== run A ==
## fft_4pt
module fft_4pt #(
    parameter DATA_WIDTH = 16
) (
    input clk,
    input rst_n,
    input data_valid_in,
    input  signed [DATA_WIDTH-1:0] x0_r,
    input  signed [DATA_WIDTH-1:0] x0_i,
    input  signed [DATA_WIDTH-1:0] x1_r,
    input  signed [DATA_WIDTH-1:0] x1_i,
    input  signed [DATA_WIDTH-1:0] x2_r,
    input  signed [DATA_WIDTH-1:0] x2_i,
    input  signed [DATA_WIDTH-1:0] x3_r,
    input  signed [DATA_WIDTH-1:0] x3_i,
    output data_valid_out,
    output signed [DATA_WIDTH+1:0] X0_r,
    output signed [DATA_WIDTH+1:0] X0_i,
    output signed [DATA_WIDTH+1:0] X1_r,
    output signed [DATA_WIDTH+1:0] X1_i,
    output signed [DATA_WIDTH+1:0] X2_r,
    output signed [DATA_WIDTH+1:0] X2_i,
    output signed [DATA_WIDTH+1:0] X3_r,
    output signed [DATA_WIDTH+1:0] X3_i
);
Size: ~3300 cells after synthesis, roughly 400 flip-flops.
Settings: LEC_CHECK=0, ABC_AREA=1, CAP_MARGIN=40, CORE_MARGIN=2, CORE_UTILIZATION=72, CTS_CLUSTER_DIAMETER=29, CTS_CLUSTER_SIZE=15, PLACE_DENSITY_LB_ADDON=0.06, SETUP_SLACK_MARGIN=0.17, SLEW_MARGIN=20; clock period 0.569 ns.
run.sh (not shown) runs the stock make flow with config.mk's settings and CLKGATE_MAP_FILE=.
In the summary table, run A is marked failed, with error DPL-0038 raised in clock tree synthesis (4_1_cts).
> inputs changed (run A -> run B)
- clearing SETUP_SLACK_MARGIN, which used to be 0.17
- clearing CTS_CLUSTER_DIAMETER, which used to be 29
- clearing PLACE_DENSITY_LB_ADDON, which used to be 0.06
- clearing CTS_CLUSTER_SIZE, which used to be 15
- clearing ABC_AREA, which used to be 1
- swapping 40 for 20 in CAP_MARGIN
- swapping 72 for 34 in CORE_UTILIZATION
- swapping 0.569 for 2.83 in the clock period (ns, I/O delays scaled along)
## What came out
Run B reached the end of the flow, and the finished layout is clean on the timing, DRC and antenna checks. Comparing run B and run A, the lower synthesized area is on run B. As of run B, count of cell types in the netlist had risen by more than 100% compared to run A. Relative to run A, the share of synthesized area occupied by flip-flops and latches of run B is higher by 3.5 points.
Input-level comparison between run C and run B:
- swapping 20 for 35 in SLEW_MARGIN
- putting PLACE_DENSITY_LB_ADDON at 0.15 where nothing was set
- swapping 34 for 40 in CORE_UTILIZATION
- swapping 2.83 for 3.0 in the clock period (ns, I/O delays scaled along)
==> results <==
Per the comparison of run C with run B, number of vias in the routed layout fell by 1.6%; final clock skew rose by 0.013 ns; utilization of the core after routing rose by 7.0 points. NOTE: proportion of power drawn by the clock network in run C falls short of that of run B. From run B to run C the numbers moved as follows: layout overhead on the synthesized area now sits lower, combinational power now sits lower, sum of internal, switching and leakage power now sits lower. Against run B, clock tree buffer count of the final layout in run C rose by a few percent.
## Diff of input files: run D against run C
- TNS_END_PERCENT newly set to 45
- PLACE_DENSITY_LB_ADDON removed (was 0.15)
- SLEW_MARGIN changed from 35 to 30
- CTS_CLUSTER_SIZE newly set to 38
- CORE_MARGIN changed from 2 to 10
- HOLD_SLACK_MARGIN newly set to 0.21
- MAX_ROUTING_LAYER newly set to met4
- GPL_TIMING_DRIVEN newly set to 0
- CELL_PAD_IN_SITES_GLOBAL_PLACEMENT newly set to 2
- CORE_UTILIZATION changed from 40 to 42
- SETUP_SLACK_MARGIN newly set to 0.22
Notes after the runs:
No run among run C and run D stopped early or left any final violation; all are clean.
Going from run C to run D, instance area after placement grows by 0.94%.
Looking at slowest cell on the critical path, the a211oi_1 result is from run D; the a41oi_1 one comes from run C.
Flop share of the area in run D is 0.50 points below run C.
Run C → run D: antenna diode count went up, initial antenna violation count shrank by 2.
The following lists how run E was set up differently from run D:
- HOLD_SLACK_MARGIN no longer set, was 0.21
- SLEW_MARGIN now 20, was 30
- GPL_TIMING_DRIVEN no longer set, was 0
- CORE_UTILIZATION now 66, was 42
- CELL_PAD_IN_SITES_GLOBAL_PLACEMENT no longer set, was 2
- CORE_MARGIN now 2, was 10
- CTS_CLUSTER_SIZE no longer set, was 38
- MAX_ROUTING_LAYER no longer set, was met4
- TNS_END_PERCENT no longer set, was 45
- SETUP_SLACK_MARGIN now 0.41, was 0.22
- the clock period (ns, I/O delays scaled along) now 1.57, was 3.0
==> comparison <==
Flow for run E halted at clock tree synthesis (4_1_cts), error code DPL-0038.
Summary — number of placed instances, taps included, run E relative to run D: higher, by 262.
Per the comparison of run E with run D, summed standard-cell area reported by yosys roughly the same, number of standard cells after synthesis about even, vertical die dimension down 25%, core area lower.
Placer congestion estimate up 11% in run E wrt run D
[compare] base=run D new=run E: area of the die shrank by 44%; standard-cell row count lower.
[inputs] run F vs run E
- SETUP_SLACK_MARGIN removed (was 0.41)
- the clock period (ns, I/O delays scaled along) changed from 1.57 to 2.39
### Flow results
- Ran to the end and failed final checks on negative setup slack: run F.
- Relative to run E, the final RePlAce weighted congestion of run F is lower by 0.0047.
- NOTE: post-placement worst setup slack in run F exceeds that of run E
- Post-detailed-placement half-perimeter wirelength: run F < run E

========
The RTL this note starts from:
==> flow/design.v <==
module fft_4pt #(
    parameter DATA_WIDTH = 16
) (
    input clk,
    input rst_n,
    input data_valid_in,
    input  signed [DATA_WIDTH-1:0] x0_r,
    input  signed [DATA_WIDTH-1:0] x0_i,
    input  signed [DATA_WIDTH-1:0] x1_r,
    input  signed [DATA_WIDTH-1:0] x1_i,
    input  signed [DATA_WIDTH-1:0] x2_r,
    input  signed [DATA_WIDTH-1:0] x2_i,
    input  signed [DATA_WIDTH-1:0] x3_r,
    input  signed [DATA_WIDTH-1:0] x3_i,
    output data_valid_out,
    output signed [DATA_WIDTH+1:0] X0_r,
    output signed [DATA_WIDTH+1:0] X0_i,
    output signed [DATA_WIDTH+1:0] X1_r,
    output signed [DATA_WIDTH+1:0] X1_i,
    output signed [DATA_WIDTH+1:0] X2_r,
    output signed [DATA_WIDTH+1:0] X2_i,
    output signed [DATA_WIDTH+1:0] X3_r,
    output signed [DATA_WIDTH+1:0] X3_i
);
    localparam S1_WIDTH = DATA_WIDTH + 1;
    localparam S2_WIDTH = DATA_WIDTH + 2;
    reg signed [DATA_WIDTH-1:0] x0_r_reg, x0_i_reg;
    reg signed [DATA_WIDTH-1:0] x2_r_reg, x2_i_reg;
    reg signed [DATA_WIDTH-1:0] x1_r_reg, x1_i_reg;
    reg signed [DATA_WIDTH-1:0] x3_r_reg, x3_i_reg;
    reg valid_s0;
    always @(posedge clk or negedge rst_n) begin
        if (!rst_n) begin
            x0_r_reg <= 0; x0_i_reg <= 0;
            x2_r_reg <= 0; x2_i_reg <= 0;
            x1_r_reg <= 0; x1_i_reg <= 0;
            x3_r_reg <= 0; x3_i_reg <= 0;
            valid_s0 <= 1'b0;
        end else begin
            x0_r_reg <= x0_r; x0_i_reg <= x0_i;
            x2_r_reg <= x2_r; x2_i_reg <= x2_i;
            x1_r_reg <= x1_r; x1_i_reg <= x1_i;
            x3_r_reg <= x3_r; x3_i_reg <= x3_i;
            valid_s0 <= data_valid_in;
        end
    end
    wire signed [S1_WIDTH-1:0] A_r, A_i, B_r, B_i;
    wire signed [S1_WIDTH-1:0] C_r, C_i, D_r, D_i;
    assign A_r = x0_r_reg + x2_r_reg;
    assign A_i = x0_i_reg + x2_i_reg;
    assign B_r = x0_r_reg - x2_r_reg;
    assign B_i = x0_i_reg - x2_i_reg;
    assign C_r = x1_r_reg + x3_r_reg;
    assign C_i = x1_i_reg + x3_i_reg;
    assign D_r = x1_r_reg - x3_r_reg;
    assign D_i = x1_i_reg - x3_i_reg;
    reg signed [S1_WIDTH-1:0] A_r_reg, A_i_reg, B_r_reg, B_i_reg;
    reg signed [S1_WIDTH-1:0] C_r_reg, C_i_reg, D_r_reg, D_i_reg;
    reg valid_s1;
    always @(posedge clk or negedge rst_n) begin
        if (!rst_n) begin
            A_r_reg <= 0; A_i_reg <= 0;
            B_r_reg <= 0; B_i_reg <= 0;
            C_r_reg <= 0; C_i_reg <= 0;
            D_r_reg <= 0; D_i_reg <= 0;
            valid_s1 <= 1'b0;
        end else begin
            A_r_reg <= A_r; A_i_reg <= A_i;
            B_r_reg <= B_r; B_i_reg <= B_i;
            C_r_reg <= C_r; C_i_reg <= C_i;
            D_r_reg <= D_r; D_i_reg <= D_i;
            valid_s1 <= valid_s0;
        end
    end
    wire signed [S2_WIDTH-1:0] X0_r_w, X0_i_w;
    wire signed [S2_WIDTH-1:0] X1_r_w, X1_i_w;
    wire signed [S2_WIDTH-1:0] X2_r_w, X2_i_w;
    wire signed [S2_WIDTH-1:0] X3_r_w, X3_i_w;
    assign X0_r_w = A_r_reg + C_r_reg;
    assign X0_i_w = A_i_reg + C_i_reg;
    assign X1_r_w = B_r_reg + D_i_reg;
    assign X1_i_w = B_i_reg - D_r_reg;
    assign X2_r_w = A_r_reg - C_r_reg;
    assign X2_i_w = A_i_reg - C_i_reg;
    assign X3_r_w = B_r_reg - D_i_reg;
    assign X3_i_w = B_i_reg + D_r_reg;
    reg signed [S2_WIDTH-1:0] X0_r_reg, X0_i_reg;
    reg signed [S2_WIDTH-1:0] X1_r_reg, X1_i_reg;
    reg signed [S2_WIDTH-1:0] X2_r_reg, X2_i_reg;
    reg signed [S2_WIDTH-1:0] X3_r_reg, X3_i_reg;
    reg valid_s2;
    always @(posedge clk or negedge rst_n) begin
        if (!rst_n) begin
            X0_r_reg <= 0; X0_i_reg <= 0;
            X1_r_reg <= 0; X1_i_reg <= 0;
            X2_r_reg <= 0; X2_i_reg <= 0;
            X3_r_reg <= 0; X3_i_reg <= 0;
            valid_s2 <= 1'b0;
        end else begin
            X0_r_reg <= X0_r_w; X0_i_reg <= X0_i_w;
            X1_r_reg <= X1_r_w; X1_i_reg <= X1_i_w;
            X2_r_reg <= X2_r_w; X2_i_reg <= X2_i_w;
            X3_r_reg <= X3_r_w; X3_i_reg <= X3_i_w;
            valid_s2 <= valid_s1;
        end
    end
    assign X0_r = X0_r_reg;
    assign X0_i = X0_i_reg;
    assign X1_r = X1_r_reg;
    assign X1_i = X1_i_reg;
    assign X2_r = X2_r_reg;
    assign X2_i = X2_i_reg;
    assign X3_r = X3_r_reg;
    assign X3_i = X3_i_reg;
    assign data_valid_out = valid_s2;
endmodule
Settings: LEC_CHECK=0, ABC_AREA=1, CAP_MARGIN=15, CELL_PAD_IN_SITES_DETAIL_PLACEMENT=2, CELL_PAD_IN_SITES_GLOBAL_PLACEMENT=1, CORE_MARGIN=2, CORE_UTILIZATION=42, CTS_CLUSTER_SIZE=38, GPL_TIMING_DRIVEN=1, HOLD_SLACK_MARGIN=0.21, MAX_ROUTING_LAYER=met4, PLACE_DENSITY_LB_ADDON=0.01, SETUP_SLACK_MARGIN=0.22, SLEW_MARGIN=15, TNS_END_PERCENT=45; clock period 3.0 ns.
The first run ran to the end with no violations.
Change:
==> flow/config.mk (replaced) <==
export PLATFORM = sky130hd
export DESIGN_NAME = fft_4pt
export DESIGN_NICKNAME = fft_4pt
export VERILOG_FILES = /design/flow/design.v
export SDC_FILE = /design/flow/constraint.sdc
export NUM_CORES = 4
export LEC_CHECK = 0
export ABC_AREA = 1
export CAP_MARGIN = 20
export CELL_PAD_IN_SITES_DETAIL_PLACEMENT = 0
export CORE_MARGIN = 2
export CORE_UTILIZATION = 34
export GPL_TIMING_DRIVEN = 1
export MAX_ROUTING_LAYER = met4
export MIN_ROUTING_LAYER = met1
export PLACE_DENSITY = 0.43
export SLEW_MARGIN = 20
==> flow/constraint.sdc (replaced) <==
create_clock -name core_clock -period 4.86 [get_ports {clk}]
set_input_delay 0.9720 -clock core_clock [delete_from_list [all_inputs] [get_ports {clk}]]
set_output_delay 0.9720 -clock core_clock [all_outputs]
set_load 0.01 [all_outputs]
After rerunning: The new run produced a clean layout. Sequential power is lower by well over a third. Total power fell by well over a third. Global-route usage fell by 16 points. Wire length goes down by a quarter to a third. Register-to-register slack improves by 2.1 ns. Area after synthesis is unchanged. Non-clock buffer count decreases by 10.
Power is estimated from default activity; no workload was simulated.
